==> inputs of zinc <==
==> flow/design.v (excerpt) <==
    module mips_pipeline(clk, rst, imem_addr, imem_rdata, dmem_addr, dmem_wdata, dmem_we, dmem_rdata);
==> flow/config.mk <==
export PLATFORM = sky130hd
export DESIGN_NAME = mips_pipeline
export DESIGN_NICKNAME = mips_pipeline
export VERILOG_FILES = /design/flow/design.v
export SDC_FILE = /design/flow/constraint.sdc
export NUM_CORES = 4
export LEC_CHECK = 0
export CAP_MARGIN = 30
export CELL_PAD_IN_SITES_DETAIL_PLACEMENT = 1
export CORE_MARGIN = 2
export CORE_UTILIZATION = 27
export HOLD_SLACK_MARGIN = 0.27
export SLEW_MARGIN = 40
export TNS_END_PERCENT = 95
==> flow/constraint.sdc <==
create_clock -name core_clock -period 9.79 [get_ports {clk}]
set_input_delay 1.9580 -clock core_clock [delete_from_list [all_inputs] [get_ports {clk}]]
set_output_delay 1.9580 -clock core_clock [all_outputs]
set_load 0.01 [all_outputs]
run.sh (not shown) runs the stock make flow with config.mk's settings and CLKGATE_MAP_FILE=.
==> cedar: changes against zinc <==
==> flow/config.mk (replaced) <==
export PLATFORM = sky130hd
export DESIGN_NAME = mips_pipeline
export DESIGN_NICKNAME = mips_pipeline
export VERILOG_FILES = /design/flow/design.v
export SDC_FILE = /design/flow/constraint.sdc
export NUM_CORES = 4
export LEC_CHECK = 0
export CAP_MARGIN = 20
export CORE_MARGIN = 2
export CORE_UTILIZATION = 72
export CTS_CLUSTER_SIZE = 58
export PLACE_DENSITY = 0.64
export SLEW_MARGIN = 20
==> flow/constraint.sdc (replaced) <==
create_clock -name core_clock -period 8.1 [get_ports {clk}]
set_input_delay 1.6200 -clock core_clock [delete_from_list [all_inputs] [get_ports {clk}]]
set_output_delay 1.6200 -clock core_clock [all_outputs]
set_load 0.01 [all_outputs]
==> willow: changes against zinc <==
==> flow/config.mk (replaced) <==
export PLATFORM = sky130hd
export DESIGN_NAME = mips_pipeline
export DESIGN_NICKNAME = mips_pipeline
export VERILOG_FILES = /design/flow/design.v
export SDC_FILE = /design/flow/constraint.sdc
export NUM_CORES = 4
export LEC_CHECK = 0
export CAP_MARGIN = 20
export CORE_MARGIN = 2
export CORE_UTILIZATION = 60
export HOLD_SLACK_MARGIN = 0.3
export SETUP_SLACK_MARGIN = 1.71
export SLEW_MARGIN = 20
==> flow/constraint.sdc (replaced) <==
create_clock -name core_clock -period 7.67 [get_ports {clk}]
set_input_delay 1.5340 -clock core_clock [delete_from_list [all_inputs] [get_ports {clk}]]
set_output_delay 1.5340 -clock core_clock [all_outputs]
set_load 0.01 [all_outputs]
==> juniper: changes against zinc <==
==> flow/config.mk (replaced) <==
export PLATFORM = sky130hd
export DESIGN_NAME = mips_pipeline
export DESIGN_NICKNAME = mips_pipeline
export VERILOG_FILES = /design/flow/design.v
export SDC_FILE = /design/flow/constraint.sdc
export NUM_CORES = 4
export LEC_CHECK = 0
export CAP_MARGIN = 20
export CORE_MARGIN = 2
export CORE_UTILIZATION = 40
export PLACE_DENSITY = 0.6
export SETUP_SLACK_MARGIN = 4.01
export SLEW_MARGIN = 20
==> flow/constraint.sdc (replaced) <==
create_clock -name core_clock -period 14.6 [get_ports {clk}]
set_input_delay 2.9200 -clock core_clock [delete_from_list [all_inputs] [get_ports {clk}]]
set_output_delay 2.9200 -clock core_clock [all_outputs]
set_load 0.01 [all_outputs]
==> run summary <==
met1 global-route usage: 0.567
worst hold start: divider.QUO[4]$_DFFE_PP_
Seq pwr share: 0.414
status: complete, but fails checks
sw frac: 0.336
final setup violation count: 17
reg2reg setup slack: -5.09 ns
first-pass GRT wire length: 334 mm
Gate power share: 0.295
Final WS setup: -5.09 ns
vias in the first global route: 51087
Register-to-Register Path Depth: 40
violated checks: setup timing
pre-CTS setup slack: -5.00 ns
CP peak stage delay: 0.41 ns
Worst EP arrival: 13.92 ns
Worst EP required: 8.83 ns
[end of results for cedar]
==> run summary <==
status: complete, but fails checks
violated checks: setup timing
first-pass GRT wire length: 363 mm
CP peak stage delay: 0.38 ns
final setup violation count: 12
Worst EP arrival: 13.94 ns
Gate power share: 0.296
met1 global-route usage: 0.234
worst hold start: divider.QUO[22]$_DFFE_PP_
Final WS setup: -3.39 ns
[end of results for zinc]
==> run summary <==
met1 global-route usage: 0.325
fill cell count: 15600
pre-CTS setup slack: 0.845 ns
Iteration-0 DRC Markers: 4755
sw frac: 0.332
final setup violation count: 0
Seq pwr share: 0.421
first-pass GRT wire length: 327 mm
Register-to-Register Path Depth: 41
Worst EP arrival: 14.05 ns
reg2reg setup slack: 1.32 ns
vias in the first global route: 46484
Seq area share: 0.514
status: finished clean
Final WS setup: 1.32 ns
Worst EP required: 15.37 ns
worst hold start: divider.QUO[23]$_DFFE_PP_
[end of results for juniper]
==> run summary <==
clock-pin transition on the worst setup and hold timing paths: 0.07 ns
vias in the first global route: 46145
first-pass GRT wire length: 317 mm
Final WS setup: -5.38 ns
Worst EP required: 8.42 ns
pre-CTS setup slack: -5.25 ns
Gate power share: 0.295
status: complete, but fails checks
met1 global-route usage: 0.499
Synth Warn #: 13
clock power share: 0.291
Register-to-Register Path Depth: 40
CP peak stage delay: 0.39 ns
final setup violation count: 17
worst slew pin tran: 1.23 ns
violated checks: setup timing
worst hold start: divider.QUO[26]$_DFFE_PP_
sw frac: 0.330
[end of results for willow]


==> inputs of run a <==
mips_pipeline again, from the RTL that the note above started with.
Settings: LEC_CHECK=0, CAP_MARGIN=25, CELL_PAD_IN_SITES_DETAIL_PLACEMENT=1, CORE_MARGIN=10, CORE_UTILIZATION=27, CTS_CLUSTER_SIZE=31, HOLD_SLACK_MARGIN=0.27, SLEW_MARGIN=25, TNS_END_PERCENT=95; clock period 9.53 ns.
==> inputs of run b, as changes to run a <==
ABC_AREA = 1   (was not set)
CAP_MARGIN = 20   (was 25)
CELL_PAD_IN_SITES_DETAIL_PLACEMENT = not set   (was 1)
CELL_PAD_IN_SITES_GLOBAL_PLACEMENT = 0   (was not set)
CORE_MARGIN = 2   (was 10)
CORE_UTILIZATION = 72   (was 27)
CTS_CLUSTER_DIAMETER = 314   (was not set)
CTS_CLUSTER_SIZE = not set   (was 31)
GPL_ROUTABILITY_DRIVEN = 1   (was not set)
GPL_TIMING_DRIVEN = 1   (was not set)
HOLD_SLACK_MARGIN = not set   (was 0.27)
MAX_ROUTING_LAYER = met4   (was not set)
PLACE_DENSITY = 0.41   (was not set)
SLEW_MARGIN = 20   (was 25)
TNS_END_PERCENT = not set   (was 95)
==> flow/constraint.sdc (replaced) <==
create_clock -name core_clock -period 11.5 [get_ports {clk}]
set_input_delay 2.3000 -clock core_clock [delete_from_list [all_inputs] [get_ports {clk}]]
set_output_delay 2.3000 -clock core_clock [all_outputs]
set_load 0.01 [all_outputs]
==> inputs of run c, as changes to run a <==
CAP_MARGIN = 30   (was 25)
CORE_MARGIN = 2   (was 10)
==> flow/constraint.sdc (replaced) <==
create_clock -name core_clock -period 9.79 [get_ports {clk}]
set_input_delay 1.9580 -clock core_clock [delete_from_list [all_inputs] [get_ports {clk}]]
set_output_delay 1.9580 -clock core_clock [all_outputs]
set_load 0.01 [all_outputs]
==> inputs of run d, as changes to run a <==
CAP_MARGIN = 20   (was 25)
CELL_PAD_IN_SITES_DETAIL_PLACEMENT = not set   (was 1)
CORE_MARGIN = 2   (was 10)
CORE_UTILIZATION = 40   (was 27)
CTS_CLUSTER_SIZE = not set   (was 31)
HOLD_SLACK_MARGIN = not set   (was 0.27)
PLACE_DENSITY = 0.6   (was not set)
SLEW_MARGIN = 20   (was 25)
TNS_END_PERCENT = not set   (was 95)
==> flow/constraint.sdc (replaced) <==
create_clock -name core_clock -period 14.6 [get_ports {clk}]
set_input_delay 2.9200 -clock core_clock [delete_from_list [all_inputs] [get_ports {clk}]]
set_output_delay 2.9200 -clock core_clock [all_outputs]
set_load 0.01 [all_outputs]
==> qor summary <==
Num CTS Buffers: run b 155; run c 163; run a 167; run d 164
Number of gates on the worst path with buffers counted: run b 46; run c 40; run a 40; run d 41
Number of non-clock inverters: run b 785; run c 85; run a 85; run d 85
Area of all sequential standard cells: run b 41900 um2; run c 41900 um2; run a 41900 um2; run d 41900 um2
Global-route track usage on met2: run b 0.749; run c 0.301; run a 0.275; run d 0.419
Combinational share of power: run b 0.329; run c 0.297; run a 0.294; run d 0.282
Antenna diode count: run b 18; run c 2; run a 8; run d 2
Vias in the first global route: run b 66262; run c 50444; run a 50872; run d 46627
Multi-input combinational area share: run b 0.337; run c 0.342; run a 0.340; run d 0.347
Clock latency on the worst-skew pair: run b 0.83 ns; run c 0.84 ns; run a 0.87 ns; run d 0.84 ns
Synthesis-to-finish area growth: run b 11.0%; run c 16.7%; run a 17.3%; run d 14.3%
Outcome: run b complete, but fails checks; run c complete, but fails checks; run a complete, but fails checks; run d finished clean
Violated checks: run b setup timing; run c setup timing; run a setup timing; run d -
Overall die height: run b 326 um; run c 519 um; run a 535 um; run d 427 um
Area of the core region: run b 102000 um2; run c 263000 um2; run a 263000 um2; run d 178000 um2
RD Place Congestion: run b 0.988; run c 0.942; run a 0.936; run d 0.924
Power and IR drop assume default switching activity.
